<file path="flow/design.v">
module MAC(  
  input         clock,  
  input  [7:0]  io_a,  
  input  [7:0]  io_b,  
  input  [15:0] io_c,  
  output [16:0] io_y  
);
  reg [7:0] rA;  
  reg [7:0] rB;  
  reg [15:0] rC;  
  wire [15:0] mult;  
  assign mult = $signed(rA) * $signed(rB);  
  assign io_y = $signed(rC) + $signed(mult);  
  always @(posedge clock) begin
    rA <= io_a;
    rB <= io_b;
    rC <= io_c;
  end
endmodule
module Adder(  
  input         clock,  
  input  [16:0] io_a,  
  input  [16:0] io_b,  
  output [17:0] io_y  
);
  reg [16:0] rA;  
  reg [16:0] rB;  
  assign io_y = $signed(rA) + $signed(rB);  
  always @(posedge clock) begin
    rA <= io_a;
    rB <= io_b;
  end
endmodule
module Adder_8(  
  input         clock,  
  input  [17:0] io_a,  
  input  [17:0] io_b,  
  output [18:0] io_y  
);
  reg [17:0] rA;  
  reg [17:0] rB;  
  assign io_y = $signed(rA) + $signed(rB);  
  always @(posedge clock) begin
    rA <= io_a;
    rB <= io_b;
  end
endmodule
module Adder_12(  
  input         clock,  
  input  [18:0] io_a,  
  input  [18:0] io_b,  
  output [19:0] io_y  
);
  reg [18:0] rA;  
  reg [18:0] rB;  
  assign io_y = $signed(rA) + $signed(rB);  
  always @(posedge clock) begin
    rA <= io_a;
    rB <= io_b;
  end
endmodule
module Adder_14(  
  input         clock,  
  input  [19:0] io_a,  
  input  [19:0] io_b,  
  output [20:0] io_y  
);
  reg [19:0] rA;  
  reg [19:0] rB;  
  assign io_y = $signed(rA) + $signed(rB);  
  always @(posedge clock) begin
    rA <= io_a;
    rB <= io_b;
  end
endmodule
module DotProduct(  
  input         clock,  
  input  [7:0]  io_a_0,
  input  [7:0]  io_a_1,
  input  [7:0]  io_a_2,
  input  [7:0]  io_a_3,
  input  [7:0]  io_a_4,
  input  [7:0]  io_a_5,
  input  [7:0]  io_a_6,
  input  [7:0]  io_a_7,
  input  [7:0]  io_a_8,
  input  [7:0]  io_a_9,
  input  [7:0]  io_a_10,
  input  [7:0]  io_a_11,
  input  [7:0]  io_a_12,
  input  [7:0]  io_a_13,
  input  [7:0]  io_a_14,
  input  [7:0]  io_a_15,
  input  [7:0]  io_b_0,  
  input  [7:0]  io_b_1,  
  input  [7:0]  io_b_2,  
  input  [7:0]  io_b_3,  
  input  [7:0]  io_b_4,  
  input  [7:0]  io_b_5,  
  input  [7:0]  io_b_6,  
  input  [7:0]  io_b_7,  
  input  [7:0]  io_b_8,  
  input  [7:0]  io_b_9,  
  input  [7:0]  io_b_10,  
  input  [7:0]  io_b_11,  
  input  [7:0]  io_b_12,  
  input  [7:0]  io_b_13,  
  input  [7:0]  io_b_14,  
  input  [7:0]  io_b_15,  
  output [20:0] io_y  
);
  wire  m_0_clock;  
  wire [7:0] m_0_io_a;  
  wire [7:0] m_0_io_b;  
  wire [15:0] m_0_io_c;  
  wire [16:0] m_0_io_y;  
  wire  m_1_clock;  
  wire [7:0] m_1_io_a;  
  wire [7:0] m_1_io_b;  
  wire [15:0] m_1_io_c;  
  wire [16:0] m_1_io_y;  
  wire  m_2_clock;  
  wire [7:0] m_2_io_a;  
  wire [7:0] m_2_io_b;  
  wire [15:0] m_2_io_c;  
  wire [16:0] m_2_io_y;  
  wire  m_3_clock;  
  wire [7:0] m_3_io_a;  
  wire [7:0] m_3_io_b;  
  wire [15:0] m_3_io_c;  
  wire [16:0] m_3_io_y;  
  wire  m_4_clock;  
  wire [7:0] m_4_io_a;  
  wire [7:0] m_4_io_b;  
  wire [15:0] m_4_io_c;  
  wire [16:0] m_4_io_y;  
  wire  m_5_clock;  
  wire [7:0] m_5_io_a;  
  wire [7:0] m_5_io_b;  
  wire [15:0] m_5_io_c;  
  wire [16:0] m_5_io_y;  
  wire  m_6_clock;  
  wire [7:0] m_6_io_a;  
  wire [7:0] m_6_io_b;  
  wire [15:0] m_6_io_c;  
  wire [16:0] m_6_io_y;  
  wire  m_7_clock;  
  wire [7:0] m_7_io_a;  
  wire [7:0] m_7_io_b;  
  wire [15:0] m_7_io_c;  
  wire [16:0] m_7_io_y;  
  wire  m_8_clock;  
  wire [7:0] m_8_io_a;  
  wire [7:0] m_8_io_b;  
  wire [15:0] m_8_io_c;  
  wire [16:0] m_8_io_y;  
  wire  m_9_clock;  
  wire [7:0] m_9_io_a;  
  wire [7:0] m_9_io_b;  
  wire [15:0] m_9_io_c;  
  wire [16:0] m_9_io_y;  
  wire  m_10_clock;  
  wire [7:0] m_10_io_a;  
  wire [7:0] m_10_io_b;  
  wire [15:0] m_10_io_c;  
  wire [16:0] m_10_io_y;  
  wire  m_11_clock;  
  wire [7:0] m_11_io_a;  
  wire [7:0] m_11_io_b;  
  wire [15:0] m_11_io_c;  
  wire [16:0] m_11_io_y;  
  wire  m_12_clock;  
  wire [7:0] m_12_io_a;  
  wire [7:0] m_12_io_b;  
  wire [15:0] m_12_io_c;  
  wire [16:0] m_12_io_y;  
  wire  m_13_clock;  
  wire [7:0] m_13_io_a;  
  wire [7:0] m_13_io_b;  
  wire [15:0] m_13_io_c;  
  wire [16:0] m_13_io_y;  
  wire  m_14_clock;  
  wire [7:0] m_14_io_a;  
  wire [7:0] m_14_io_b;  
  wire [15:0] m_14_io_c;  
  wire [16:0] m_14_io_y;  
  wire  m_15_clock;  
  wire [7:0] m_15_io_a;  
  wire [7:0] m_15_io_b;  
  wire [15:0] m_15_io_c;  
  wire [16:0] m_15_io_y;  
  wire  a_0_0_clock;  
  wire [16:0] a_0_0_io_a;  
  wire [16:0] a_0_0_io_b;  
  wire [17:0] a_0_0_io_y;  
  wire  a_0_1_clock;  
  wire [16:0] a_0_1_io_a;  
  wire [16:0] a_0_1_io_b;  
  wire [17:0] a_0_1_io_y;  
  wire  a_0_2_clock;  
  wire [16:0] a_0_2_io_a;  
  wire [16:0] a_0_2_io_b;  
  wire [17:0] a_0_2_io_y;  
  wire  a_0_3_clock;  
  wire [16:0] a_0_3_io_a;  
  wire [16:0] a_0_3_io_b;  
  wire [17:0] a_0_3_io_y;  
  wire  a_0_4_clock;  
  wire [16:0] a_0_4_io_a;  
  wire [16:0] a_0_4_io_b;  
  wire [17:0] a_0_4_io_y;  
  wire  a_0_5_clock;  
  wire [16:0] a_0_5_io_a;  
  wire [16:0] a_0_5_io_b;  
  wire [17:0] a_0_5_io_y;  
  wire  a_0_6_clock;  
  wire [16:0] a_0_6_io_a;  
  wire [16:0] a_0_6_io_b;  
  wire [17:0] a_0_6_io_y;  
  wire  a_0_7_clock;  
  wire [16:0] a_0_7_io_a;  
  wire [16:0] a_0_7_io_b;  
  wire [17:0] a_0_7_io_y;  
  wire  a_1_0_clock;  
  wire [17:0] a_1_0_io_a;  
  wire [17:0] a_1_0_io_b;  
  wire [18:0] a_1_0_io_y;  
  wire  a_1_1_clock;  
  wire [17:0] a_1_1_io_a;  
  wire [17:0] a_1_1_io_b;  
  wire [18:0] a_1_1_io_y;  
  wire  a_1_2_clock;  
  wire [17:0] a_1_2_io_a;  
  wire [17:0] a_1_2_io_b;  
  wire [18:0] a_1_2_io_y;  
  wire  a_1_3_clock;  
  wire [17:0] a_1_3_io_a;  
  wire [17:0] a_1_3_io_b;  
  wire [18:0] a_1_3_io_y;  
  wire  a_2_0_clock;  
  wire [18:0] a_2_0_io_a;  
  wire [18:0] a_2_0_io_b;  
  wire [19:0] a_2_0_io_y;  
  wire  a_2_1_clock;  
  wire [18:0] a_2_1_io_a;  
  wire [18:0] a_2_1_io_b;  
  wire [19:0] a_2_1_io_y;  
  wire  a_3_0_clock;  
  wire [19:0] a_3_0_io_a;  
  wire [19:0] a_3_0_io_b;  
  wire [20:0] a_3_0_io_y;  
  MAC m_0 (  
    .clock(m_0_clock),
    .io_a(m_0_io_a),
    .io_b(m_0_io_b),
    .io_c(m_0_io_c),
    .io_y(m_0_io_y)
  );
  MAC m_1 (  
    .clock(m_1_clock),
    .io_a(m_1_io_a),
    .io_b(m_1_io_b),
    .io_c(m_1_io_c),
    .io_y(m_1_io_y)
  );
  MAC m_2 (  
    .clock(m_2_clock),
    .io_a(m_2_io_a),
    .io_b(m_2_io_b),
    .io_c(m_2_io_c),
    .io_y(m_2_io_y)
  );
  MAC m_3 (  
    .clock(m_3_clock),
    .io_a(m_3_io_a),
    .io_b(m_3_io_b),
    .io_c(m_3_io_c),
    .io_y(m_3_io_y)
  );
  MAC m_4 (  
    .clock(m_4_clock),
    .io_a(m_4_io_a),
    .io_b(m_4_io_b),
    .io_c(m_4_io_c),
    .io_y(m_4_io_y)
  );
  MAC m_5 (  
    .clock(m_5_clock),
    .io_a(m_5_io_a),
    .io_b(m_5_io_b),
    .io_c(m_5_io_c),
    .io_y(m_5_io_y)
  );
  MAC m_6 (  
    .clock(m_6_clock),
    .io_a(m_6_io_a),
    .io_b(m_6_io_b),
    .io_c(m_6_io_c),
    .io_y(m_6_io_y)
  );
  MAC m_7 (  
    .clock(m_7_clock),
    .io_a(m_7_io_a),
    .io_b(m_7_io_b),
    .io_c(m_7_io_c),
    .io_y(m_7_io_y)
  );
  MAC m_8 (  
    .clock(m_8_clock),
    .io_a(m_8_io_a),
    .io_b(m_8_io_b),
    .io_c(m_8_io_c),
    .io_y(m_8_io_y)
  );
  MAC m_9 (  
    .clock(m_9_clock),
    .io_a(m_9_io_a),
    .io_b(m_9_io_b),
    .io_c(m_9_io_c),
    .io_y(m_9_io_y)
  );
  MAC m_10 (  
    .clock(m_10_clock),
    .io_a(m_10_io_a),
    .io_b(m_10_io_b),
    .io_c(m_10_io_c),
    .io_y(m_10_io_y)
  );
  MAC m_11 (  
    .clock(m_11_clock),
    .io_a(m_11_io_a),
    .io_b(m_11_io_b),
    .io_c(m_11_io_c),
    .io_y(m_11_io_y)
  );
  MAC m_12 (  
    .clock(m_12_clock),
    .io_a(m_12_io_a),
    .io_b(m_12_io_b),
    .io_c(m_12_io_c),
    .io_y(m_12_io_y)
  );
  MAC m_13 (  
    .clock(m_13_clock),
    .io_a(m_13_io_a),
    .io_b(m_13_io_b),
    .io_c(m_13_io_c),
    .io_y(m_13_io_y)
  );
  MAC m_14 (  
    .clock(m_14_clock),
    .io_a(m_14_io_a),
    .io_b(m_14_io_b),
    .io_c(m_14_io_c),
    .io_y(m_14_io_y)
  );
  MAC m_15 (  
    .clock(m_15_clock),
    .io_a(m_15_io_a),
    .io_b(m_15_io_b),
    .io_c(m_15_io_c),
    .io_y(m_15_io_y)
  );
  Adder a_0_0 (  
    .clock(a_0_0_clock),
    .io_a(a_0_0_io_a),
    .io_b(a_0_0_io_b),
    .io_y(a_0_0_io_y)
  );
  Adder a_0_1 (  
    .clock(a_0_1_clock),
    .io_a(a_0_1_io_a),
    .io_b(a_0_1_io_b),
    .io_y(a_0_1_io_y)
  );
  Adder a_0_2 (  
    .clock(a_0_2_clock),
    .io_a(a_0_2_io_a),
    .io_b(a_0_2_io_b),
    .io_y(a_0_2_io_y)
  );
  Adder a_0_3 (  
    .clock(a_0_3_clock),
    .io_a(a_0_3_io_a),
    .io_b(a_0_3_io_b),
    .io_y(a_0_3_io_y)
  );
  Adder a_0_4 (  
    .clock(a_0_4_clock),
    .io_a(a_0_4_io_a),
    .io_b(a_0_4_io_b),
    .io_y(a_0_4_io_y)
  );
  Adder a_0_5 (  
    .clock(a_0_5_clock),
    .io_a(a_0_5_io_a),
    .io_b(a_0_5_io_b),
    .io_y(a_0_5_io_y)
  );
  Adder a_0_6 (  
    .clock(a_0_6_clock),
    .io_a(a_0_6_io_a),
    .io_b(a_0_6_io_b),
    .io_y(a_0_6_io_y)
  );
  Adder a_0_7 (  
    .clock(a_0_7_clock),
    .io_a(a_0_7_io_a),
    .io_b(a_0_7_io_b),
    .io_y(a_0_7_io_y)
  );
  Adder_8 a_1_0 (  
    .clock(a_1_0_clock),
    .io_a(a_1_0_io_a),
    .io_b(a_1_0_io_b),
    .io_y(a_1_0_io_y)
  );
  Adder_8 a_1_1 (  
    .clock(a_1_1_clock),
    .io_a(a_1_1_io_a),
    .io_b(a_1_1_io_b),
    .io_y(a_1_1_io_y)
  );
  Adder_8 a_1_2 (  
    .clock(a_1_2_clock),
    .io_a(a_1_2_io_a),
    .io_b(a_1_2_io_b),
    .io_y(a_1_2_io_y)
  );
  Adder_8 a_1_3 (  
    .clock(a_1_3_clock),
    .io_a(a_1_3_io_a),
    .io_b(a_1_3_io_b),
    .io_y(a_1_3_io_y)
  );
  Adder_12 a_2_0 (  
    .clock(a_2_0_clock),
    .io_a(a_2_0_io_a),
    .io_b(a_2_0_io_b),
    .io_y(a_2_0_io_y)
  );
  Adder_12 a_2_1 (  
    .clock(a_2_1_clock),
    .io_a(a_2_1_io_a),
    .io_b(a_2_1_io_b),
    .io_y(a_2_1_io_y)
  );
  Adder_14 a_3_0 (  
    .clock(a_3_0_clock),
    .io_a(a_3_0_io_a),
    .io_b(a_3_0_io_b),
    .io_y(a_3_0_io_y)
  );
  assign io_y = a_3_0_io_y;  
  assign m_0_clock = clock;  
  assign m_0_io_a = io_a_0;  
  assign m_0_io_b = io_b_0;  
  assign m_0_io_c = 16'sh0;  
  assign m_1_clock = clock;  
  assign m_1_io_a = io_a_1;  
  assign m_1_io_b = io_b_1;  
  assign m_1_io_c = 16'sh0;  
  assign m_2_clock = clock;  
  assign m_2_io_a = io_a_2;  
  assign m_2_io_b = io_b_2;  
  assign m_2_io_c = 16'sh0;  
  assign m_3_clock = clock;  
  assign m_3_io_a = io_a_3;  
  assign m_3_io_b = io_b_3;  
  assign m_3_io_c = 16'sh0;  
  assign m_4_clock = clock;  
  assign m_4_io_a = io_a_4;  
  assign m_4_io_b = io_b_4;  
  assign m_4_io_c = 16'sh0;  
  assign m_5_clock = clock;  
  assign m_5_io_a = io_a_5;  
  assign m_5_io_b = io_b_5;  
  assign m_5_io_c = 16'sh0;  
  assign m_6_clock = clock;  
  assign m_6_io_a = io_a_6;  
  assign m_6_io_b = io_b_6;  
  assign m_6_io_c = 16'sh0;  
  assign m_7_clock = clock;  
  assign m_7_io_a = io_a_7;  
  assign m_7_io_b = io_b_7;  
  assign m_7_io_c = 16'sh0;  
  assign m_8_clock = clock;  
  assign m_8_io_a = io_a_8;  
  assign m_8_io_b = io_b_8;  
  assign m_8_io_c = 16'sh0;  
  assign m_9_clock = clock;  
  assign m_9_io_a = io_a_9;  
  assign m_9_io_b = io_b_9;  
  assign m_9_io_c = 16'sh0;  
  assign m_10_clock = clock;  
  assign m_10_io_a = io_a_10;  
  assign m_10_io_b = io_b_10;  
  assign m_10_io_c = 16'sh0;  
  assign m_11_clock = clock;  
  assign m_11_io_a = io_a_11;  
  assign m_11_io_b = io_b_11;  
  assign m_11_io_c = 16'sh0;  
  assign m_12_clock = clock;  
  assign m_12_io_a = io_a_12;  
  assign m_12_io_b = io_b_12;  
  assign m_12_io_c = 16'sh0;  
  assign m_13_clock = clock;  
  assign m_13_io_a = io_a_13;  
  assign m_13_io_b = io_b_13;  
  assign m_13_io_c = 16'sh0;  
  assign m_14_clock = clock;  
  assign m_14_io_a = io_a_14;  
  assign m_14_io_b = io_b_14;  
  assign m_14_io_c = 16'sh0;  
  assign m_15_clock = clock;  
  assign m_15_io_a = io_a_15;  
  assign m_15_io_b = io_b_15;  
  assign m_15_io_c = 16'sh0;  
  assign a_0_0_clock = clock;  
  assign a_0_0_io_a = m_0_io_y;  
  assign a_0_0_io_b = m_1_io_y;  
  assign a_0_1_clock = clock;  
  assign a_0_1_io_a = m_2_io_y;  
  assign a_0_1_io_b = m_3_io_y;  
  assign a_0_2_clock = clock;  
  assign a_0_2_io_a = m_4_io_y;  
  assign a_0_2_io_b = m_5_io_y;  
  assign a_0_3_clock = clock;  
  assign a_0_3_io_a = m_6_io_y;  
  assign a_0_3_io_b = m_7_io_y;  
  assign a_0_4_clock = clock;  
  assign a_0_4_io_a = m_8_io_y;  
  assign a_0_4_io_b = m_9_io_y;  
  assign a_0_5_clock = clock;  
  assign a_0_5_io_a = m_10_io_y;  
  assign a_0_5_io_b = m_11_io_y;  
  assign a_0_6_clock = clock;  
  assign a_0_6_io_a = m_12_io_y;  
  assign a_0_6_io_b = m_13_io_y;  
  assign a_0_7_clock = clock;  
  assign a_0_7_io_a = m_14_io_y;  
  assign a_0_7_io_b = m_15_io_y;  
  assign a_1_0_clock = clock;  
  assign a_1_0_io_a = a_0_0_io_y;  
  assign a_1_0_io_b = a_0_1_io_y;  
  assign a_1_1_clock = clock;  
  assign a_1_1_io_a = a_0_2_io_y;  
  assign a_1_1_io_b = a_0_3_io_y;  
  assign a_1_2_clock = clock;  
  assign a_1_2_io_a = a_0_4_io_y;  
  assign a_1_2_io_b = a_0_5_io_y;  
  assign a_1_3_clock = clock;  
  assign a_1_3_io_a = a_0_6_io_y;  
  assign a_1_3_io_b = a_0_7_io_y;  
  assign a_2_0_clock = clock;  
  assign a_2_0_io_a = a_1_0_io_y;  
  assign a_2_0_io_b = a_1_1_io_y;  
  assign a_2_1_clock = clock;  
  assign a_2_1_io_a = a_1_2_io_y;  
  assign a_2_1_io_b = a_1_3_io_y;  
  assign a_3_0_clock = clock;  
  assign a_3_0_io_a = a_2_0_io_y;  
  assign a_3_0_io_b = a_2_1_io_y;  
endmodule
</file>
<file path="flow/run.sh">
#!/bin/bash
# the make line also repeats each setting of config.mk as NAME=value (left out here)
make -C /OpenROAD-flow-scripts/flow DESIGN_CONFIG=/design/flow/config.mk WORK_HOME=/design/flow/orfs CLKGATE_MAP_FILE= finish
</file>
<file path="flow/config.mk">
export PLATFORM = sky130hd
export DESIGN_NAME = DotProduct
export DESIGN_NICKNAME = DotProduct
export VERILOG_FILES = /design/flow/design.v
export SDC_FILE = /design/flow/constraint.sdc
export NUM_CORES = 4
export LEC_CHECK = 0
export ABC_AREA = 1
export CAP_MARGIN = 0
export CELL_PAD_IN_SITES_DETAIL_PLACEMENT = 2
export CELL_PAD_IN_SITES_GLOBAL_PLACEMENT = 0
export CORE_MARGIN = 2
export CORE_UTILIZATION = 27
export CTS_CLUSTER_SIZE = 63
export GPL_ROUTABILITY_DRIVEN = 1
export HOLD_SLACK_MARGIN = -0.06
export MIN_ROUTING_LAYER = met2
export PLACE_DENSITY_LB_ADDON = 0.15
export SETUP_SLACK_MARGIN = -0.41
export SLEW_MARGIN = 25
export TNS_END_PERCENT = 60
</file>
<file path="flow/constraint.sdc">
create_clock -name core_clock -period 4.77 [get_ports {clock}]
set_input_delay 0.9540 -clock core_clock [delete_from_list [all_inputs] [get_ports {clock}]]
set_output_delay 0.9540 -clock core_clock [all_outputs]
set_load 0.01 [all_outputs]
</file>
==> results of run 1 <==
-- area by class of cell --
type                    instances  area share [%]
multi-input cells            6040           56.38
flip-flops and latches        758           18.22
inverters                    2668           12.02
well taps                    3552           5.336
clock buffers                 129           3.523
repair buffers                285           3.401
clock inverters                65           1.056
diodes                         19         0.05709
-- per-layer routing --
metal,up-vias,GRT usage (%),share of wire (%)
met4,21,3.058,3.4
met2,20850,32.72,58
met1,30350,-,0
met3,846,32.97,38
met5,-,2.270,0.26
li1,28520,-,-
==> impl_summary.log, run 1 <==
[flow] summary of implementation run
[metrics] aoi share: under 10%
[metrics] CTS tree: done
[metrics] I/O Pins: 278
[metrics] cell type group with the largest total delay on the critical path: simple AND/OR/NAND/NOR gates
[metrics] Filler Cells Inserted: 31250
[metrics] sinks on the clock net: between 700 and 800
[metrics] Std-Cell Rows: 190
[metrics] final tally of hold violations: 0
[metrics] worst reg2reg path depth: 16
[metrics] leakage component of the power: 47.34 nW
[metrics] combinational gate area: 46960 um^2
[metrics] Comb power: about 40 mW
[metrics] die span in y: ~520 um
[metrics] WS Path Type: flop to primary output
[metrics] slowest CP cell: sky130_fd_sc_hd__clkdlybuf4s50_1
[metrics] count of nets left with antenna violations after detail routing: 0
[metrics] count of yosys warnings during synthesis: 5
[metrics] Largest logic family: adder cells
[metrics] maximum ir drop on the vdd rail: 352.4 uV
[metrics] detailed-route wire length: approximately 230 mm
[metrics] crit path buf inv count: 3
[metrics] total global routing overflow: 0
[metrics] final setup fails: 0
[metrics] switching part of the total power: 52.54%
[metrics] Crit path largest cell delay: 0.61 ns
[metrics] most area-hungry cell type in the Yosys netlist: sky130_fd_sc_hd__fa_1
[metrics] hold endpoint: a_1_3.rA[0]
[metrics] Arr. time, crit path: 3.62 ns
[metrics] antenna violations before repair: 0
[metrics] Yosys cell types: 36
[metrics] capture instance of the worst register-to-register path: a_0_5.rB[15]
[metrics] via count of the routed design: 80590
[metrics] worst-case clock skew: 0.05328 ns
[metrics] floorplan core area: ~270000 um^2
[metrics] Combinational Power Share: about 68%
[metrics] source-to-sink clock delay at the later pin of the worst-skew pair: 0.88 ns
[metrics] Top cells by area: sky130_fd_sc_hd__fa_1 (25%), sky130_fd_sc_hd__dfxtp_1 (21%), sky130_fd_sc_hd__inv_1 (14%), sky130_fd_sc_hd__nand2_1 (13%), sky130_fd_sc_hd__ha_1 (12%)
[metrics] startpoint of the worst-slack reg-to-reg timing path: m_11.rB[2]
[metrics] number of nets at floorplan: 11570
[metrics] XOR Share, Synth: 3.441%
[metrics] total sequential power: 10.6 mW
[metrics] worst setup slack before clock tree synthesis: roughly 0.29 ns
[metrics] Hold Path Cell Cnt: 1
[metrics] buffer cell driving the clock tree root: sky130_fd_sc_hd__clkbuf_16
[metrics] destination of the critical timing path: io_y[14]
[metrics] count of buffers inserted at the top-level ports: 277
[metrics] highest fanout seen on the critical path: 3
[metrics] Chip Area: 274800 um^2
[metrics] Setup WS post-layout: 0.1964 ns
[metrics] result of the run: finished clean
[metrics] power density cells: between 700 and 800 nW/um^2
[metrics] area grow syn2layout: 14.00%
[metrics] Post-Synthesis Mean Instance Area: approximately 7.5 um^2
[metrics] synthesized netlist cell count: 9707
[metrics] portion of netlist area occupied by mux cells: 0%
[metrics] cell with the most instances on the worst path: sky130_fd_sc_hd__nand2_1
[metrics] Total Routing Usage GR: 25.61%
[metrics] DRC violation count after routing: 0
[metrics] fraction of the mapped netlist area in adder cells: 36.77%
[metrics] number of buffers on the longest clock path: 4
[metrics] worst hold slack: 0.4441 ns
[metrics] design area: 83290 um^2
[metrics] final estimated routing congestion in global placement: 0.8515
[metrics] power in the clock group: 8.91 mW
[metrics] Startpoint Class: flop
[metrics] floorplan-stage core utilization: 27.20%
[metrics] Final period util: 95.88%
[metrics] cells along the critical path: ha_1 > inv_1 > fa_1 > inv_1 > nand3_1 > nand3_1 > nand2_1 > nand2_1 > nand3_1 > nand2_1 > nand2_1 > nand2_1 > clkdlybuf4s50_1
[metrics] pins over their slew limit: 0
[metrics] register share of total power: 17.6%
[metrics] wire length of the first global-routing pass: 371.6 mm
[metrics] Fin Setup TNS: 0 ns
[metrics] total cells reported by yosys after synthesis: 9707
[metrics] Post-synth top flop: sky130_fd_sc_hd__dfxtp_1
[metrics] sequential element share of the synthesized area: a little over 20%
[metrics] number of flops mapped to enable cells by yosys: 0
[metrics] Net Switching: 31.56 mW
[metrics] post-detailed-placement half-perimeter wirelength: approximately 190 mm
[metrics] Post-CTS Hold Fix Bufs: 0
[metrics] utilization after layout: 31.00%
[metrics] OpenROAD warnings: 26
[metrics] Design Power: 60.06 mW
[metrics] list of most frequent post-synthesis cells: sky130_fd_sc_hd__inv_1 (2666), sky130_fd_sc_hd__nand2_1 (2478), sky130_fd_sc_hd__fa_1 (895)
[metrics] data required time at the worst endpoint: 3.82 ns
[metrics] Chip Area, Yosys: ~73000 um^2
[metrics] max-cap violation count: 0
[metrics] nature of the critical path endpoint: primary output
[metrics] Top Consumer: combinational cells
[metrics] width of the die: 524.2 um
[metrics] placed instance area: 79430 um^2
[metrics] worst slew margin relative to its limit: 58.20%
[metrics] part of the total power dissipated in the clock network: 14.8%
[metrics] length of the first detailed-routing pass in iterations: 5
[metrics] pin count of the biggest net entering global routing: 16
[metrics] clock edge transition at the registers on the reported setup and hold paths: 0.06 ns
[metrics] type of the most critical hold path: flop to flop
[metrics] number of global-route vias before repair: 101100
[metrics] start point of the critical path: a_3_0.rB[0]
[metrics] final instance count without filler cells: 13520
[metrics] worst reg-to-reg setup slack: 0.26 ns
[metrics] per-cell via count in the routed design: 5.963
[metrics] number of resized instances in the post-cts repair step: 0
[metrics] Levels on crit path: 13
[metrics] Placed Cells incl. Taps: 13300
[metrics] register area: 15170 um^2
[metrics] average wire per standard cell: 17.04 um
[metrics] Post-CTS Setup Inserts: 0
[metrics] clock buffers created by TritonCTS: 109
[metrics] worst min-delay path startpoint: a_0_6.rA[0]
[metrics] NumNets Final: approximately 12000
[metrics] share of synthesized registers carrying an async set or reset: 0%
[metrics] post-synthesis register bit count: approximately 760
[metrics] time the final worst path needs with I/O delays and setup: 4.574 ns
[metrics] internal power of the cells: between 20 and 30 mW
[metrics] cell with the most instances after synthesis: sky130_fd_sc_hd__inv_1
[metrics] total standard cell area after synthesis: 73060 um^2
[metrics] Worst-Margin Slew: 0.6262 ns
[metrics] fraction of the mapped netlist area in simple logic gates: 19.37%
[metrics] Max Freq: 218.6 MHz
[metrics] Clock H-tree levels: 3
[metrics] DR iter-0 viols: 7494
[metrics] area share, top type: around 25%
==> run 2: changes to the inputs <==
Settings changed: ABC_AREA 1 to default, CAP_MARGIN 0 to 30, CELL_PAD_IN_SITES_DETAIL_PLACEMENT 2 to default, CELL_PAD_IN_SITES_GLOBAL_PLACEMENT 0 to default, CORE_UTILIZATION 27 to 72, CTS_CLUSTER_DIAMETER from default to 270, CTS_CLUSTER_SIZE 63 to default, GPL_ROUTABILITY_DRIVEN 1 to default, HOLD_SLACK_MARGIN -0.06 to 0.3, MAX_ROUTING_LAYER from default to met4, MIN_ROUTING_LAYER met2 to default, PLACE_DENSITY_LB_ADDON 0.15 to default, SETUP_SLACK_MARGIN -0.41 to default, SLEW_MARGIN 25 to 20, TNS_END_PERCENT 60 to default.
Clock period 4.77 ns to 3.7 ns, I/O delays scaled along.
==> impl_summary.log, run 2 <==
[flow] summary of implementation run
[metrics] aoi share: between 8 and 9%
[metrics] post-synthesis register bit count: 758
[metrics] floorplan-stage core utilization: 72.46%
[metrics] placed instance area: 76780 um^2
[metrics] final estimated routing congestion in global placement: about 0.93
[metrics] buffer cell driving the clock tree root: sky130_fd_sc_hd__clkbuf_16
[metrics] I/O Pins: 278
[metrics] Clock H-tree levels: 3
[metrics] share of synthesized registers carrying an async set or reset: 0%
[metrics] worst setup slack before clock tree synthesis: -0.5642 ns
[metrics] Std-Cell Rows: 111
[metrics] number of buffers on the longest clock path: 3
[metrics] Chip Area, Yosys: 66320 um^2
[metrics] Largest logic family: adder cells
[metrics] area share, top type: 27.02%
[metrics] floorplan core area: 91520 um^2
[metrics] count of yosys warnings during synthesis: 5
[metrics] total cells reported by yosys after synthesis: 6888
[metrics] fraction of the mapped netlist area in simple logic gates: 14.45%
[metrics] number of nets at floorplan: between 8000 and 9000
[metrics] sinks on the clock net: 758
[metrics] cell with the most instances after synthesis: sky130_fd_sc_hd__inv_1
[metrics] Post-Synthesis Mean Instance Area: approximately 9.6 um^2
[metrics] width of the die: between 300 and 400 um
[metrics] Yosys cell types: 74
[metrics] Chip Area: 94560 um^2
[metrics] post-detailed-placement half-perimeter wirelength: roughly 120 mm
[metrics] XOR Share, Synth: around 5.4%
[metrics] Top cells by area: sky130_fd_sc_hd__fa_1 (27%), sky130_fd_sc_hd__dfxtp_1 (23%), sky130_fd_sc_hd__ha_1 (13%), sky130_fd_sc_hd__inv_1 (8.2%), sky130_fd_sc_hd__and2_1 (6.5%)
[metrics] sequential element share of the synthesized area: 22.88%
[metrics] count of buffers inserted at the top-level ports: around 280
[metrics] Fail Step: global routing (5_1_grt)
[metrics] clock buffers created by TritonCTS: just over 80
[metrics] number of flops mapped to enable cells by yosys: 0
[metrics] die span in y: 307.5 um
[metrics] most area-hungry cell type in the Yosys netlist: sky130_fd_sc_hd__fa_1
[metrics] result of the run: did not finish
[metrics] Placed Cells incl. Taps: 9004
[metrics] synthesized netlist cell count: 6888
[metrics] fraction of the mapped netlist area in adder cells: 40.50%
[metrics] Post-synth top flop: sky130_fd_sc_hd__dfxtp_1
[metrics] portion of netlist area occupied by mux cells: 0.3886%
[metrics] list of most frequent post-synthesis cells: sky130_fd_sc_hd__inv_1 (1447), sky130_fd_sc_hd__fa_1 (895), sky130_fd_sc_hd__dfxtp_1 (758)
[metrics] total standard cell area after synthesis: between 60000 and 70000 um^2
==> run 2: what timing repair did <==
action / in CTS
hold buffers: 0
buffers inserted: 82
resized: 584
cloned: 0
pin swaps: 242
setup endpoints to repair: 124
==> run 3: changes to the inputs <==
Settings changed: CAP_MARGIN 30 to 20, CELL_PAD_IN_SITES_GLOBAL_PLACEMENT from default to 2, CORE_UTILIZATION 72 to 40, CTS_CLUSTER_DIAMETER 270 to default, HOLD_SLACK_MARGIN 0.3 to default, MAX_ROUTING_LAYER met4 to default, PLACE_DENSITY_LB_ADDON from default to 0.04.
Clock period 3.7 ns to 3.6 ns, I/O delays scaled along.
==> impl_summary.log, run 3 <==
[flow] summary of implementation run
[metrics] cell with the most instances after synthesis: sky130_fd_sc_hd__inv_1
[metrics] portion of netlist area occupied by mux cells: 0.3886%
[metrics] Chip Area: 169100 um^2
[metrics] most area-hungry cell type in the Yosys netlist: sky130_fd_sc_hd__fa_1
[metrics] register area: 15790 um^2
[metrics] via count of the routed design: between 40000 and 50000
[metrics] type of the most critical hold path: input pin to flop
[metrics] capture instance of the worst register-to-register path: a_0_1.rA[13]
[metrics] pin count of the biggest net entering global routing: 14
[metrics] register share of total power: 16.5%
[metrics] total standard cell area after synthesis: ~66000 um^2
[metrics] Comb power: 60.1 mW
[metrics] Top Consumer: combinational cells
[metrics] number of nets at floorplan: 8755
[metrics] final setup fails: 111
[metrics] share of synthesized registers carrying an async set or reset: 0%
[metrics] Net Switching: 35.92 mW
[metrics] average wire per standard cell: approximately 15 um
[metrics] total global routing overflow: 0
[metrics] violated checks: setup timing
[metrics] final estimated routing congestion in global placement: around 0.83
[metrics] count of nets left with antenna violations after detail routing: 0
[metrics] worst-case clock skew: between 0.03 and 0.04 ns
[metrics] combinational gate area: between 50000 and 60000 um^2
[metrics] RSZ-0062 raised after global routing: yes
[metrics] length of the first detailed-routing pass in iterations: 5
[metrics] DRC violation count after routing: 0
[metrics] antenna violations before repair: 7
[metrics] Clock H-tree levels: 3
[metrics] wire length of the first global-routing pass: 263.3 mm
[metrics] Startpoint Class: flop
[metrics] max-cap violation count: 0
[metrics] WS Path Type: flop to flop
[metrics] area grow syn2layout: 31.31%
[metrics] Max Freq: 247.4 MHz
[metrics] Setup WS post-layout: -0.4420 ns
[metrics] power in the clock group: 10.3 mW
[metrics] Filler Cells Inserted: 15250
[metrics] number of buffers on the longest clock path: 3
[metrics] total sequential power: 13.9 mW
[metrics] part of the total power dissipated in the clock network: approximately an eighth
[metrics] highest fanout seen on the critical path: 7
[metrics] slowest CP cell: sky130_fd_sc_hd__fa_1
[metrics] Std-Cell Rows: between 100 and 150
[metrics] startpoint of the worst-slack reg-to-reg timing path: m_2.rB[2]
[metrics] post-detailed-placement half-perimeter wirelength: roughly 130 mm
[metrics] OpenROAD warnings: 29
[metrics] fraction of the mapped netlist area in adder cells: around 41%
[metrics] Levels on crit path: 17
[metrics] hold endpoint: m_13.rA[4]
[metrics] crit path buf inv count: 6
[metrics] worst slew margin relative to its limit: 60.70%
[metrics] Worst-Margin Slew: 0.5845 ns
[metrics] start point of the critical path: m_2.rB[2]
[metrics] data required time at the worst endpoint: 4.19 ns
[metrics] NumNets Final: 9995
[metrics] floorplan-stage core utilization: 40.24%
[metrics] fraction of the mapped netlist area in simple logic gates: 14.45%
[metrics] worst reg2reg path depth: 17
[metrics] maximum ir drop on the vdd rail: 962.1 uV
[metrics] Post-Synthesis Mean Instance Area: between 9 and 10 um^2
[metrics] destination of the critical timing path: a_0_1.rA[13]
[metrics] worst reg-to-reg setup slack: -0.44 ns
[metrics] Chip Area, Yosys: 66320 um^2
[metrics] nature of the critical path endpoint: flop
[metrics] source-to-sink clock delay at the later pin of the worst-skew pair: a little over 0.7 ns
[metrics] Final period util: 112.3%
[metrics] Hold Path Cell Cnt: 1
[metrics] cells along the critical path: and2_4 > fa_1 > inv_2 > fa_1 > inv_1 > fa_1 > inv_2 > fa_2 > inv_2 > ha_4 > buf_6 > nand2b_4 > a21oi_4 > a41o_1 > buf_6 > nor2_4 > xnor2_2
[metrics] Post-CTS Hold Fix Bufs: 0
[metrics] result of the run: failed layout checks
[metrics] Top cells by area: sky130_fd_sc_hd__fa_1 (27%), sky130_fd_sc_hd__dfxtp_1 (23%), sky130_fd_sc_hd__ha_1 (13%), sky130_fd_sc_hd__inv_1 (8.2%), sky130_fd_sc_hd__and2_1 (6.5%)
[metrics] XOR Share, Synth: 5.414%
[metrics] buffer cell driving the clock tree root: sky130_fd_sc_hd__clkbuf_16
[metrics] final tally of hold violations: 0
[metrics] Yosys cell types: 74
[metrics] Fin Setup TNS: -27.99 ns
[metrics] time the final worst path needs with I/O delays and setup: 4.042 ns
[metrics] post-synthesis register bit count: 758
[metrics] pins over their slew limit: 0
[metrics] Arr. time, crit path: 4.63 ns
[metrics] Combinational Power Share: 71.2%
[metrics] per-cell via count in the routed design: 4.613
[metrics] floorplan core area: roughly 160000 um^2
[metrics] internal power of the cells: around 48 mW
[metrics] DR iter-0 viols: approximately 1800
[metrics] worst min-delay path startpoint: io_a_13[4]
[metrics] CTS tree: done
[metrics] Total Routing Usage GR: 19.19%
[metrics] synthesized netlist cell count: 6888
[metrics] leakage component of the power: 40.92 nW
[metrics] clock buffers created by TritonCTS: 94
[metrics] count of buffers inserted at the top-level ports: 277
[metrics] detailed-route wire length: 157.1 mm
[metrics] utilization after layout: 52.84%
[metrics] Largest logic family: adder cells
[metrics] width of the die: 411.2 um
[metrics] list of most frequent post-synthesis cells: sky130_fd_sc_hd__inv_1 (1447), sky130_fd_sc_hd__fa_1 (895), sky130_fd_sc_hd__dfxtp_1 (758)
[metrics] switching part of the total power: a little over two fifths
[metrics] Placed Cells incl. Taps: 10120
[metrics] final instance count without filler cells: 10400
[metrics] cell type group with the largest total delay on the critical path: adder cells
[metrics] number of global-route vias before repair: 51250
[metrics] number of flops mapped to enable cells by yosys: 0
[metrics] Design Power: about 84 mW
[metrics] sequential element share of the synthesized area: between 20% and 30%
[metrics] count of yosys warnings during synthesis: 5
[metrics] total cells reported by yosys after synthesis: 6888
[metrics] clock edge transition at the registers on the reported setup and hold paths: 0.06 ns
[metrics] Crit path largest cell delay: 0.54 ns
[metrics] aoi share: 8.129%
[metrics] I/O Pins: 278
[metrics] power density cells: 968.0 nW/um^2
[metrics] sinks on the clock net: ~760
[metrics] area share, top type: 27.02%
[metrics] die span in y: 411.2 um
[metrics] Post-synth top flop: sky130_fd_sc_hd__dfxtp_1
[run 3: final cells by class]
class,instances,area share [%]
clock inverter,52,0.8075
antenna,1,0.002874
clock buffer,122,3.030
sequential,758,18.14
tap,2189,3.145
timing repair buffer,1150,11.16
multi-input combinational,4676,57.46
inverter,1448,6.256
[run 3: metal layers]
metal,up-vias,share of wire [%],global-route usage (%)
li1,24120,-,-
met1,23160,48,26.75
met2,513,46,31.32
met3,165,3.7,2.745
met4,6,2.1,4.667
met5,-,0.020,0
[run 3: stage by stage]
step	hold WS, ns	setup WS (ns)	cell area (um^2)
floorplan	0.4200	-0.3345	67720
global placement	0.4325	-0.5462	79020
detailed placement	0.4364	-0.5541	79020
CTS	0.3522	-0.4757	84880
global route	0.3815	-0.6167	87080
finish	0.4326	-0.4420	87080
[run 3: timing repair]
item | CTS | global route
setup buffers | 82 | 65
gates cloned | 0 | 0
pin swaps | 332 | 325
endpoints found under the setup margin | 142 | 147
resized | 675 | 518
==> run 4: changes to the inputs <==
Settings changed: ABC_AREA from default to 1, CAP_MARGIN 20 to 15, CELL_PAD_IN_SITES_GLOBAL_PLACEMENT 2 to default, CORE_ASPECT_RATIO from default to 0.5, CORE_UTILIZATION 40 to 72, CTS_CLUSTER_DIAMETER from default to 383, CTS_CLUSTER_SIZE from default to 100, PLACE_DENSITY_LB_ADDON 0.04 to default, SETUP_SLACK_MARGIN from default to 0.36.
Clock period 3.6 ns to 2.47 ns, I/O delays scaled along.
==> impl_summary.log, run 4 <==
[flow] summary of implementation run
[metrics] sequential element share of the synthesized area: 20.77%
[metrics] clock buffers created by TritonCTS: 11
[metrics] aoi share: 4.703%
[metrics] floorplan-stage core utilization: ~73%
[metrics] fraction of the mapped netlist area in simple logic gates: 19.37%
[metrics] Chip Area, Yosys: between 70000 and 80000 um^2
[metrics] width of the die: 454.5 um
[metrics] die span in y: 229.2 um
[metrics] count of buffers inserted at the top-level ports: 277
[metrics] buffer cell driving the clock tree root: sky130_fd_sc_hd__clkbuf_16
[metrics] total standard cell area after synthesis: approximately 73000 um^2
[metrics] share of synthesized registers carrying an async set or reset: 0%
[metrics] number of buffers on the longest clock path: 3
[metrics] number of flops mapped to enable cells by yosys: 0
[metrics] Fail Step: global routing (5_1_grt)
[metrics] list of most frequent post-synthesis cells: sky130_fd_sc_hd__inv_1 (2666), sky130_fd_sc_hd__nand2_1 (2478), sky130_fd_sc_hd__fa_1 (895)
[metrics] floorplan core area: around 100000 um^2
[metrics] XOR Share, Synth: 3.441%
[metrics] final estimated routing congestion in global placement: 0.9400
[metrics] number of nets at floorplan: 11570
[metrics] portion of netlist area occupied by mux cells: 0%
[metrics] Post-synth top flop: sky130_fd_sc_hd__dfxtp_1
[metrics] post-synthesis register bit count: 758
[metrics] Top cells by area: sky130_fd_sc_hd__fa_1 (25%), sky130_fd_sc_hd__dfxtp_1 (21%), sky130_fd_sc_hd__inv_1 (14%), sky130_fd_sc_hd__nand2_1 (13%), sky130_fd_sc_hd__ha_1 (12%)
[metrics] Clock H-tree levels: 1
[metrics] Yosys cell types: 36
[metrics] synthesized netlist cell count: 9707
[metrics] Chip Area: 104200 um^2
[metrics] post-detailed-placement half-perimeter wirelength: 143.6 mm
[metrics] fraction of the mapped netlist area in adder cells: 36.77%
[metrics] Post-Synthesis Mean Instance Area: 7.526 um^2
[metrics] Std-Cell Rows: 82
[metrics] Largest logic family: adder cells
[metrics] cell with the most instances after synthesis: sky130_fd_sc_hd__inv_1
[metrics] sinks on the clock net: 758
[metrics] count of yosys warnings during synthesis: 5
[metrics] area share, top type: 24.52%
[metrics] result of the run: did not finish
[metrics] total cells reported by yosys after synthesis: 9707
[metrics] I/O Pins: 278
[metrics] most area-hungry cell type in the Yosys netlist: sky130_fd_sc_hd__fa_1
-- run 4: metrics by stage --
step / power [mW] / cells / setup slack [ns] / area, um^2 / hold WS [ns]
3_3_place_gp: 103.4 / 11770 / -1.354 / 84310 / 0.4294
2_1_floorplan: 79.16 / 9707 / -1.161 / 77190 / 0.4200
4_1_cts: 118.8 / 11890 / -1.409 / 89010 / 0.1314
3_5_place_dp: 106.2 / 11770 / -1.530 / 84310 / 0.4367
-- run 4: what timing repair did --
| action | 4_1_cts |
|---|---|
| pin swaps | 498 |
| hold buffers | 0 |
| buffers inserted | 101 |
| hold endpoints to repair | 0 |
| gates resized | 1248 |
| endpoints found under the setup margin | 229 |
| gates cloned | 1 |
==> run 5: changes to the inputs <==
Settings changed: ABC_AREA 1 to default, CAP_MARGIN 15 to 30, CORE_ASPECT_RATIO 0.5 to default, CTS_CLUSTER_DIAMETER 383 to default, CTS_CLUSTER_SIZE 100 to default, HOLD_SLACK_MARGIN from default to 0.29, MAX_ROUTING_LAYER from default to met4, SETUP_SLACK_MARGIN 0.36 to 0.53.
Clock period 2.47 ns to 4.08 ns, I/O delays scaled along.
==> impl_summary.log, run 5 <==
[flow] summary of implementation run
[metrics] Largest logic family: adder cells
[metrics] clock edge transition at the registers on the reported setup and hold paths: 0.06 ns
[metrics] max-cap violation count: 0
[metrics] list of most frequent post-synthesis cells: sky130_fd_sc_hd__inv_1 (1447), sky130_fd_sc_hd__fa_1 (895), sky130_fd_sc_hd__dfxtp_1 (758)
[metrics] worst slew margin relative to its limit: 56.60%
[metrics] count of yosys warnings during synthesis: 5
[metrics] capture instance of the worst register-to-register path: a_0_3.rB[13]
[metrics] RSZ-0062 raised after global routing: yes
[metrics] Chip Area: 94560 um^2
[metrics] internal power of the cells: 38.29 mW
[metrics] cells along the critical path: and2_4 > fa_1 > inv_2 > fa_1 > inv_1 > fa_1 > inv_1 > fa_1 > inv_2 > ha_4 > nor2b_4 > nor4_4 > o311a_1 > buf_4 > xnor2_2
[metrics] I/O Pins: 278
[metrics] power in the clock group: approximately 8.4 mW
[metrics] Worst-Margin Slew: 0.6455 ns
[metrics] startpoint of the worst-slack reg-to-reg timing path: m_7.rB[2]
[metrics] data required time at the worst endpoint: 4.60 ns
[metrics] routed length on met2: 76.00 mm
[metrics] clock buffers created by TritonCTS: around 84
[metrics] area share, top type: 27.02%
[metrics] Post-synth top flop: sky130_fd_sc_hd__dfxtp_1
[metrics] Chip Area, Yosys: approximately 66000 um^2
[metrics] switching part of the total power: 44.84%
[metrics] DRC violation count after routing: 0
[metrics] maximum ir drop on the vdd rail: 761.6 uV
[metrics] Setup WS post-layout: -0.04884 ns
[metrics] number of nets at floorplan: a little under 9000
[metrics] antenna violations before repair: 4
[metrics] Net Switching: between 30 and 40 mW
[metrics] sequential element share of the synthesized area: between 20% and 30%
[metrics] cell with the most instances on the worst path: sky130_fd_sc_hd__fa_1
[metrics] Total Routing Usage GR: 32.77%
[metrics] time the final worst path needs with I/O delays and setup: 4.129 ns
[metrics] area grow syn2layout: 19.76%
[metrics] Max Freq: between 200 and 250 MHz
[metrics] nature of the critical path endpoint: flop
[metrics] Yosys cell types: 74
[metrics] DR iter-0 viols: 3248
[metrics] Design Power: 69.41 mW
[metrics] Combinational Power Share: 70.4%
[metrics] via count of the routed design: 48610
[metrics] number of flops mapped to enable cells by yosys: 0
[metrics] Top Metal Used: met4
[metrics] total standard cell area after synthesis: 66320 um^2
[metrics] final tally of hold violations: 0
[metrics] cell type group with the largest total delay on the critical path: adder cells
[metrics] OpenROAD warnings: 31
[metrics] source-to-sink clock delay at the later pin of the worst-skew pair: 0.66 ns
[metrics] post-detailed-placement half-perimeter wirelength: between 100 and 150 mm
[metrics] worst reg2reg path depth: 15
[metrics] post-synthesis register bit count: around 760
[metrics] register share of total power: 17.5%
[metrics] worst hold slack: 0.4419 ns
[metrics] violated checks: setup timing
[metrics] start point of the critical path: m_7.rB[2]
[metrics] cell with the most instances after synthesis: sky130_fd_sc_hd__inv_1
[metrics] Post-Synthesis Mean Instance Area: 9.629 um^2
[metrics] Fin Setup TNS: -0.1221 ns
[metrics] pin count of the biggest net entering global routing: 16
[metrics] worst-case clock skew: approximately 0.020 ns
[metrics] XOR Share, Synth: between 5 and 6%
[metrics] CTS tree: done
[metrics] pins over their slew limit: 0
[metrics] average wire per standard cell: approximately 18 um
[metrics] total sequential power: 12.1 mW
[metrics] total cells reported by yosys after synthesis: just under 7000
[metrics] slowest CP cell: sky130_fd_sc_hd__fa_1
[metrics] most area-hungry cell type in the Yosys netlist: sky130_fd_sc_hd__fa_1
[metrics] worst min-delay path startpoint: a_1_3.rA[0]
[metrics] floorplan-stage core utilization: 72.46%
[metrics] Hold Path Cell Cnt: 1
[metrics] WS Path Type: flop to flop
[metrics] NumNets Final: 9336
[metrics] sinks on the clock net: roughly 760
[metrics] crit path buf inv count: 5
[metrics] destination of the critical timing path: a_0_3.rB[13]
[metrics] Clock H-tree levels: 3
[metrics] detailed-route wire length: 153.3 mm
[metrics] count of nets left with antenna violations after detail routing: 0
[metrics] die span in y: about 310 um
[metrics] count of buffers inserted at the top-level ports: 277
[metrics] share of synthesized registers carrying an async set or reset: 0%
[metrics] result of the run: failed layout checks
[metrics] metal3 WL: around 9 mm
[metrics] Top Consumer: combinational cells
[metrics] total inserted antenna cells: 0
[metrics] Arr. time, crit path: 4.65 ns
[metrics] Top cells by area: sky130_fd_sc_hd__fa_1 (27%), sky130_fd_sc_hd__dfxtp_1 (23%), sky130_fd_sc_hd__ha_1 (13%), sky130_fd_sc_hd__inv_1 (8.2%), sky130_fd_sc_hd__and2_1 (6.5%)
[metrics] aoi share: 8.129%
[metrics] buffer cell driving the clock tree root: sky130_fd_sc_hd__clkbuf_16
[metrics] power density cells: 873.9 nW/um^2
[metrics] final setup fails: 7
[metrics] Levels on crit path: 15
[metrics] total global routing overflow: 0
[metrics] fraction of the mapped netlist area in adder cells: 40.50%
[metrics] register area: 15810 um^2
[metrics] portion of netlist area occupied by mux cells: 0.3886%
[metrics] type of the most critical hold path: flop to flop
[metrics] length of the first detailed-routing pass in iterations: 6
[metrics] Std-Cell Rows: around 110
[metrics] Filler Cells Inserted: 4694
[metrics] Comb power: 48.9 mW
[metrics] fraction of the mapped netlist area in simple logic gates: between 10% and 20%
[metrics] highest fanout seen on the critical path: 8
[metrics] hold endpoint: a_2_1.rB[0]
[metrics] Final period util: 101.2%
[metrics] worst reg-to-reg setup slack: -0.05 ns
[metrics] Crit path largest cell delay: 0.56 ns
[metrics] floorplan core area: approximately 92000 um^2
[metrics] combinational gate area: 49060 um^2
[metrics] Startpoint Class: flop
[metrics] part of the total power dissipated in the clock network: 12.1%
[metrics] number of buffers on the longest clock path: 3
[metrics] width of the die: 307.5 um
[metrics] sum of routed wire segments on met1: 63.57 mm
[metrics] synthesized netlist cell count: roughly 6900
[metrics] leakage component of the power: 37.33 nW
[metrics] wire length of the first global-routing pass: between 200 and 250 mm
[metrics] per-cell via count in the routed design: 5.572
[metrics] final estimated routing congestion in global placement: 0.9153
[metrics] number of global-route vias before repair: 50680
==> run 5: final cells by class <==
cell class                      instances  share of cell area (%)
Clock inverter                         56                  0.9845
Multi-Input combinational cell       4676                   61.76
Sequential cell                       758                   19.90
Clock buffer                           99                   2.870
Tap cell                             1186                   1.868
Inverter                             1448                   6.849
Timing Repair Buffer                  501                   5.768
==> run 5: timing repair <==
action	in CTS	in global routing
gates resized	402	451
setup buffers	89	80
pin swaps	139	197
hold buffers	0	0
endpoints found under the setup margin	139	148
==> run 5: per-stage QoR <==
step / util [%] / setup slack, ns / std cells / cell area (um^2)
CTS: 84.34 / 0.003220 / 8644 / 77190
global placement: 79.09 / -0.02198 / 8400 / 72390
detailed placement: 79.09 / -0.1437 / 8400 / 72390
floorplan: - / 0.1455 / 6888 / 67740
global route: 86.79 / -0.1606 / 8724 / 79430
finish: 86.79 / -0.04884 / 8724 / 79430
==> run 5: metal layers <==
layer  GRT usage, %  up-vias
li1               -    22800
met4          9.382        0
met5              -        -
met1          41.93    24150
met2          53.82     1312
met3          5.760      346
==> run 6: changes to the inputs <==
Settings changed: ABC_AREA from default to 1, CAP_MARGIN 30 to 20, CELL_PAD_IN_SITES_GLOBAL_PLACEMENT from default to 3, CORE_MARGIN 2 to 3, CORE_UTILIZATION 72 to 40, CTS_CLUSTER_DIAMETER from default to 54, GPL_TIMING_DRIVEN from default to 0, HOLD_SLACK_MARGIN 0.29 to 0.04, MIN_ROUTING_LAYER from default to met2, PLACE_DENSITY_LB_ADDON from default to 0.04, SETUP_SLACK_MARGIN 0.53 to default, SLEW_MARGIN 20 to 0.
Clock period 4.08 ns to 5.88 ns, I/O delays scaled along.
==> impl_summary.log, run 6 <==
[flow] summary of implementation run
[metrics] result of the run: failed layout checks
[metrics] violated checks: DRC
[metrics] clock buffers created by TritonCTS: 112
[metrics] I/O Pins: 278
[metrics] area grow syn2layout: 13.41%
[metrics] worst min-delay path startpoint: a_0_5.rA[0]
[metrics] Final period util: between 80 and 90%
[metrics] worst-case clock skew: 0.01909 ns
[metrics] number of nets at floorplan: 11570
[metrics] Total Routing Usage GR: 31.48%
[metrics] share of synthesized registers carrying an async set or reset: 0%
[metrics] via count of the routed design: 78920
[metrics] part of the total power dissipated in the clock network: between 15 and 20%
[metrics] Largest logic family: adder cells
[metrics] number of flops mapped to enable cells by yosys: 0
[metrics] cells along the critical path: ha_1 > inv_1 > fa_1 > inv_1 > nand3_1 > nand3_1 > nand2_1 > nand2_2 > nand2_1 > nand2_1 > nand2_1 > nand2_1 > clkdlybuf4s50_1
[metrics] sequential element share of the synthesized area: 20.77%
[metrics] length of the first detailed-routing pass in iterations: 47
[metrics] Placed Cells incl. Taps: 12350
[metrics] worst reg-to-reg setup slack: approximately 1.1 ns
[metrics] placed instance area: 78800 um^2
[metrics] fraction of the mapped netlist area in adder cells: 36.77%
[metrics] Post-CTS Hold Fix Bufs: 0
[metrics] switching part of the total power: 51.15%
[metrics] synthesized netlist cell count: 9707
[metrics] die span in y: 433.4 um
[metrics] metal3 WL: 71.11 mm
[metrics] Clock H-tree levels: 3
[metrics] number of buffers on the longest clock path: 3
[metrics] list of most frequent post-synthesis cells: sky130_fd_sc_hd__inv_1 (2666), sky130_fd_sc_hd__nand2_1 (2478), sky130_fd_sc_hd__fa_1 (895)
[metrics] Net Switching: 24.17 mW
[metrics] utilization after layout: 45.74%
[metrics] Post-Synthesis Mean Instance Area: ~7.5 um^2
[metrics] power in the clock group: slightly above 7 mW
[metrics] DR iter-0 viols: 7969
[metrics] crit path buf inv count: 3
[metrics] Chip Area, Yosys: roughly 73000 um^2
[metrics] Fin Setup TNS: 0 ns
[metrics] sinks on the clock net: 758
[metrics] portion of netlist area occupied by mux cells: 0%
[metrics] Std-Cell Rows: around 160
[metrics] highest fanout seen on the critical path: 4
[metrics] DRC violation count after routing: 4
[metrics] number of resized instances in the post-cts repair step: 0
[metrics] Chip Area: roughly 190000 um^2
[metrics] Max Freq: 205.6 MHz
[metrics] per-cell via count in the routed design: 6.275
[metrics] number of global-route vias before repair: 89220
[metrics] Levels on crit path: 13
[metrics] pin count of the biggest net entering global routing: 15
[metrics] Combinational Power Share: 67.3%
[metrics] cell with the most instances on the worst path: sky130_fd_sc_hd__nand2_1
[metrics] area share, top type: 24.52%
[metrics] OpenROAD warnings: 26
[metrics] Arr. time, crit path: 3.69 ns
[metrics] count of yosys warnings during synthesis: 5
[metrics] total global routing overflow: 0
[metrics] final setup fails: 0
[metrics] final estimated routing congestion in global placement: between 0.8 and 0.9
[metrics] Top Metal Used: met4
[metrics] maximum ir drop on the vdd rail: 304.7 uV
[metrics] WS Path Type: flop to primary output
[metrics] Top Consumer: combinational cells
[metrics] source-to-sink clock delay at the later pin of the worst-skew pair: ~0.76 ns
[metrics] time the final worst path needs with I/O delays and setup: 4.864 ns
[metrics] internal power of the cells: 23.08 mW
[metrics] total cells reported by yosys after synthesis: 9707
[metrics] wire length of the first global-routing pass: just over 300 mm
[metrics] fraction of the mapped netlist area in simple logic gates: 19.37%
[metrics] Comb power: 31.8 mW
[metrics] detailed-route wire length: 183.8 mm
[metrics] total standard cell area after synthesis: 73060 um^2
[metrics] data required time at the worst endpoint: 4.70 ns
[metrics] leakage component of the power: 47.71 nW
[metrics] sum of routed wire segments on met1: 0 um
[metrics] Post-synth top flop: sky130_fd_sc_hd__dfxtp_1
[metrics] floorplan-stage core utilization: around 40%
[metrics] XOR Share, Synth: 3.441%
[metrics] clock edge transition at the registers on the reported setup and hold paths: 0.06 ns
[metrics] RSZ-0062 raised after global routing: no
[metrics] max-cap violation count: 0
[metrics] power density cells: approximately 570 nW/um^2
[metrics] average wire per standard cell: 14.62 um
[metrics] nature of the critical path endpoint: primary output
[metrics] Post-CTS Setup Inserts: 0
[metrics] final instance count without filler cells: 12580
[metrics] buffer cell driving the clock tree root: sky130_fd_sc_hd__clkbuf_16
[metrics] Crit path largest cell delay: 0.62 ns
[metrics] count of nets left with antenna violations after detail routing: 0
[metrics] width of the die: 433.4 um
[metrics] NumNets Final: 11970
[metrics] routed length on met2: 102.7 mm
[metrics] total sequential power: 8.27 mW
[metrics] worst slew margin relative to its limit: 35.74%
[metrics] Worst-Margin Slew: 0.9606 ns
[metrics] antenna violations before repair: 0
[metrics] Hold Path Cell Cnt: 1
[metrics] cell with the most instances after synthesis: sky130_fd_sc_hd__inv_1
[metrics] capture instance of the worst register-to-register path: a_0_6.rA[15]
[metrics] CTS tree: done
[metrics] final tally of hold violations: 0
[metrics] design area: approximately 83000 um^2
[metrics] Yosys cell types: 36
[metrics] post-synthesis register bit count: 758
[metrics] Filler Cells Inserted: approximately 19000
[metrics] start point of the critical path: a_3_0.rB[0]
[metrics] aoi share: approximately 4.7%
[metrics] count of buffers inserted at the top-level ports: about 280
[metrics] destination of the critical timing path: io_y[12]
[metrics] type of the most critical hold path: flop to flop
[metrics] Startpoint Class: flop
[metrics] floorplan core area: ~180000 um^2
[metrics] worst reg2reg path depth: 17
[metrics] cell type group with the largest total delay on the critical path: simple AND/OR/NAND/NOR gates
[metrics] startpoint of the worst-slack reg-to-reg timing path: m_12.rA[7]
[metrics] most area-hungry cell type in the Yosys netlist: sky130_fd_sc_hd__fa_1
[metrics] hold endpoint: a_1_2.rB[0]
[metrics] register share of total power: 17.5%
[metrics] slowest CP cell: sky130_fd_sc_hd__clkdlybuf4s50_1
[metrics] pins over their slew limit: 0
[metrics] post-detailed-placement half-perimeter wirelength: 148.2 mm
[metrics] Top cells by area: sky130_fd_sc_hd__fa_1 (25%), sky130_fd_sc_hd__dfxtp_1 (21%), sky130_fd_sc_hd__inv_1 (14%), sky130_fd_sc_hd__nand2_1 (13%), sky130_fd_sc_hd__ha_1 (12%)
==> run 6: area by class of cell <==
type                            instances  area [um^2]  share of cell area (%)
Tap cell                             2370         2965                   3.579
Multi-Input combinational cell       6040        46960                   56.68
Inverter                             2668        10010                   12.09
Antenna cell                           14        35.03                 0.04228
Sequential cell                       758        15170                   18.31
Timing Repair Buffer                  277         2773                   3.346
Clock buffer                          133         3078                   3.715
Buffer                                241        908.4                   1.096
Clock inverter                         75        948.4                   1.145
==> run 6: metal layers <==
metal	up-vias	track usage (%)
met5	-	-
li1	29020	-
met1	30850	-
met4	0	3.623
met2	18040	36.68
met3	1009	41.68
==> run 6: through the flow <==
step	setup WS [ns]	hold WS, ns	total power [mW]
2_1_floorplan	1.922	0.4200	30.58
5_1_grt	0.5898	0.4630	53.34
3_3_place_gp	1.199	0.4300	39.61
4_1_cts	1.017	0.4441	47.10
6_report	1.016	0.4415	47.25
3_5_place_dp	1.182	0.4300	39.48
==> run 7: changes to the inputs <==
Settings changed: ABC_AREA 1 to default, CAP_MARGIN 20 to 5, CELL_PAD_IN_SITES_GLOBAL_PLACEMENT 3 to default, CORE_MARGIN 3 to 5, CORE_UTILIZATION 40 to 58, CTS_CLUSTER_DIAMETER 54 to default, GPL_TIMING_DRIVEN 0 to 1, HOLD_SLACK_MARGIN 0.04 to default, MAX_ROUTING_LAYER met4 to default, MIN_ROUTING_LAYER met2 to default, PLACE_DENSITY from default to 0.53, PLACE_DENSITY_LB_ADDON 0.04 to default, SLEW_MARGIN 0 to 40.
Clock period 5.88 ns to 4.29 ns, I/O delays scaled along.
==> impl_summary.log, run 7 <==
[flow] summary of implementation run
[metrics] antenna violations before repair: 3
[metrics] total inserted antenna cells: 0
[metrics] sinks on the clock net: around 760
[metrics] total global routing overflow: 0
[metrics] worst slew margin relative to its limit: between 60% and 70%
[metrics] design area: 77850 um^2
[metrics] floorplan core area: between 100000 and 150000 um^2
[metrics] startpoint of the worst-slack reg-to-reg timing path: m_14.rB[5]
[metrics] DR iter-0 viols: 1905
[metrics] slowest CP cell: sky130_fd_sc_hd__fa_1
[metrics] capture instance of the worst register-to-register path: a_0_7.rA[14]
[metrics] count of yosys warnings during synthesis: 5
[metrics] XOR Share, Synth: 5.414%
[metrics] number of nets at floorplan: 8755
[metrics] hold endpoint: a_2_0.rB[0]
[metrics] wire length of the first global-routing pass: about 230 mm
[metrics] Final period util: 97.33%
[metrics] buffer cell driving the clock tree root: sky130_fd_sc_hd__clkbuf_16
[metrics] detailed-route wire length: 137.8 mm
[metrics] clock buffers created by TritonCTS: 89
[metrics] area grow syn2layout: 17.38%
[metrics] aoi share: 8.129%
[metrics] floorplan-stage core utilization: approximately three fifths
[metrics] Chip Area: 121200 um^2
[metrics] highest fanout seen on the critical path: 7
[metrics] CTS tree: done
[metrics] die span in y: around 350 um
[metrics] Arr. time, crit path: ~4.8 ns
[metrics] destination of the critical timing path: a_0_7.rA[14]
[metrics] power density cells: approximately 780 nW/um^2
[metrics] part of the total power dissipated in the clock network: between 10% and 20%
[metrics] leakage component of the power: approximately 38 nW
[metrics] area share, top type: a little over a quarter
[metrics] fraction of the mapped netlist area in simple logic gates: 14.45%
[metrics] time the final worst path needs with I/O delays and setup: ~4.2 ns
[metrics] number of buffers on the longest clock path: 3
[metrics] worst-case clock skew: between 0.01 and 0.015 ns
[metrics] switching part of the total power: 43.77%
[metrics] type of the most critical hold path: flop to flop
[metrics] sequential element share of the synthesized area: 22.88%
[metrics] Total Routing Usage GR: between 20% and 30%
[metrics] portion of netlist area occupied by mux cells: 0.3886%
[metrics] Startpoint Class: flop
[metrics] cells along the critical path: and2_1 > fa_1 > fa_1 > fa_1 > inv_1 > fa_1 > inv_1 > ha_1 > buf_4 > a21boi_2 > o21ai_2 > a21oi_2 > or4_1 > o211ai_1
[metrics] Worst-Margin Slew: 0.5939 ns
[metrics] maximum ir drop on the vdd rail: about 530 uV
[metrics] source-to-sink clock delay at the later pin of the worst-skew pair: ~0.67 ns
[metrics] average wire per standard cell: 15.00 um
[metrics] share of synthesized registers carrying an async set or reset: 0%
[metrics] Setup WS post-layout: 0.1146 ns
[metrics] per-cell via count in the routed design: 5.036
[metrics] RSZ-0062 raised after global routing: yes
[metrics] number of global-route vias before repair: approximately 48000
[metrics] Post-Synthesis Mean Instance Area: 9.629 um^2
[metrics] width of the die: 348.2 um
[metrics] post-detailed-placement half-perimeter wirelength: roughly 120 mm
[metrics] start point of the critical path: m_14.rB[5]
[metrics] DRC violation count after routing: 0
[metrics] total standard cell area after synthesis: 66320 um^2
[metrics] final estimated routing congestion in global placement: 0.8653
[metrics] count of buffers inserted at the top-level ports: 277
[metrics] placed instance area: 73450 um^2
[metrics] list of most frequent post-synthesis cells: sky130_fd_sc_hd__inv_1 (1447), sky130_fd_sc_hd__fa_1 (895), sky130_fd_sc_hd__dfxtp_1 (758)
[metrics] number of flops mapped to enable cells by yosys: 0
[metrics] Filler Cells Inserted: just over 9000
[metrics] fraction of the mapped netlist area in adder cells: 40.50%
[metrics] Clock H-tree levels: 3
[metrics] cell type group with the largest total delay on the critical path: adder cells
[metrics] total sequential power: between 10 and 15 mW
[metrics] final setup fails: 0
[metrics] Levels on crit path: 14
[metrics] nature of the critical path endpoint: flop
[metrics] Largest logic family: adder cells
[metrics] cell with the most instances after synthesis: sky130_fd_sc_hd__inv_1
[metrics] register share of total power: 18.9%
[metrics] internal power of the cells: 34.02 mW
[metrics] post-synthesis register bit count: 758
[metrics] OpenROAD warnings: 29
[metrics] Std-Cell Rows: 124
[metrics] max-cap violation count: 0
[metrics] NumNets Final: roughly 9500
[metrics] Chip Area, Yosys: 66320 um^2
[metrics] clock edge transition at the registers on the reported setup and hold paths: 0.06 ns
[metrics] Top cells by area: sky130_fd_sc_hd__fa_1 (27%), sky130_fd_sc_hd__dfxtp_1 (23%), sky130_fd_sc_hd__ha_1 (13%), sky130_fd_sc_hd__inv_1 (8.2%), sky130_fd_sc_hd__and2_1 (6.5%)
[metrics] Crit path largest cell delay: 0.58 ns
[metrics] Post-synth top flop: sky130_fd_sc_hd__dfxtp_1
[metrics] Yosys cell types: about 74
[metrics] pin count of the biggest net entering global routing: 16
[metrics] total cells reported by yosys after synthesis: 6888
[metrics] Top Consumer: combinational cells
[metrics] pins over their slew limit: 0
[metrics] most area-hungry cell type in the Yosys netlist: sky130_fd_sc_hd__fa_1
[metrics] via count of the routed design: 46260
[metrics] result of the run: finished clean
[metrics] I/O Pins: roughly 280
[metrics] Max Freq: between 200 and 250 MHz
[metrics] crit path buf inv count: 3
[metrics] count of nets left with antenna violations after detail routing: 0
[metrics] Post-CTS Hold Fix Bufs: 0
[metrics] worst min-delay path startpoint: a_1_1.rA[0]
[metrics] Net Switching: between 20 and 30 mW
[metrics] worst setup slack before clock tree synthesis: -0.1450 ns
[metrics] Comb power: 41.1 mW
[metrics] Combinational Power Share: about two thirds
[metrics] final tally of hold violations: 0
[metrics] length of the first detailed-routing pass in iterations: 7
[metrics] worst reg2reg path depth: 14
[metrics] power in the clock group: 7.95 mW
[metrics] cell with the most instances on the worst path: sky130_fd_sc_hd__fa_1
[metrics] data required time at the worst endpoint: 4.89 ns
[metrics] WS Path Type: flop to flop
[metrics] synthesized netlist cell count: slightly below 7000
[metrics] worst reg-to-reg setup slack: 0.11 ns
[metrics] Hold Path Cell Cnt: 1
run 7: repair_timing:
item / CTS / global route
endpoints found under the setup margin: 34 / 75
buffers inserted: 3 / 17
resized: 61 / 364
pin swaps: 10 / 83
run 7: per-stage QoR:
step / hold WS, ns / power, mW / instances / utilization (%) / setup TNS, ns
after floorplan: 0.4200 / 39.53 / 6888 / - / 0
after global placement: 0.4296 / 50.47 / 9003 / 64.50 / -0.4193
after detailed placement: 0.4322 / 50.81 / 9003 / 64.50 / -0.5745
after CTS: 0.4464 / 59.58 / 9169 / 67.34 / 0
after global routing: 0.4514 / 66.64 / 9186 / 68.36 / -0.2670
final: 0.4401 / 60.50 / 9186 / 68.36 / 0
run 7: layout make-up:
cell class | instances | area [um^2] | area share (%)
Clock buffer | 106 | 2444 | 3.139
Clock inverter | 57 | 669.4 | 0.8599
Inverter | 1448 | 5436 | 6.984
Multi-Input combinational cell | 4676 | 46550 | 59.80
Sequential cell | 758 | 15420 | 19.81
Tap cell | 1512 | 1892 | 2.430
Timing Repair Buffer | 629 | 5430 | 6.975
run 7: metal layers:
layer	vias to the layer above	global-route usage [%]	part of all wire, %
met5	-	0	0
met4	0	5.807	2.2
met3	166	3.478	4.3
met2	640	37.83	47
met1	22430	32.83	47
li1	23020	-	-
Power and IR drop assume default switching activity.
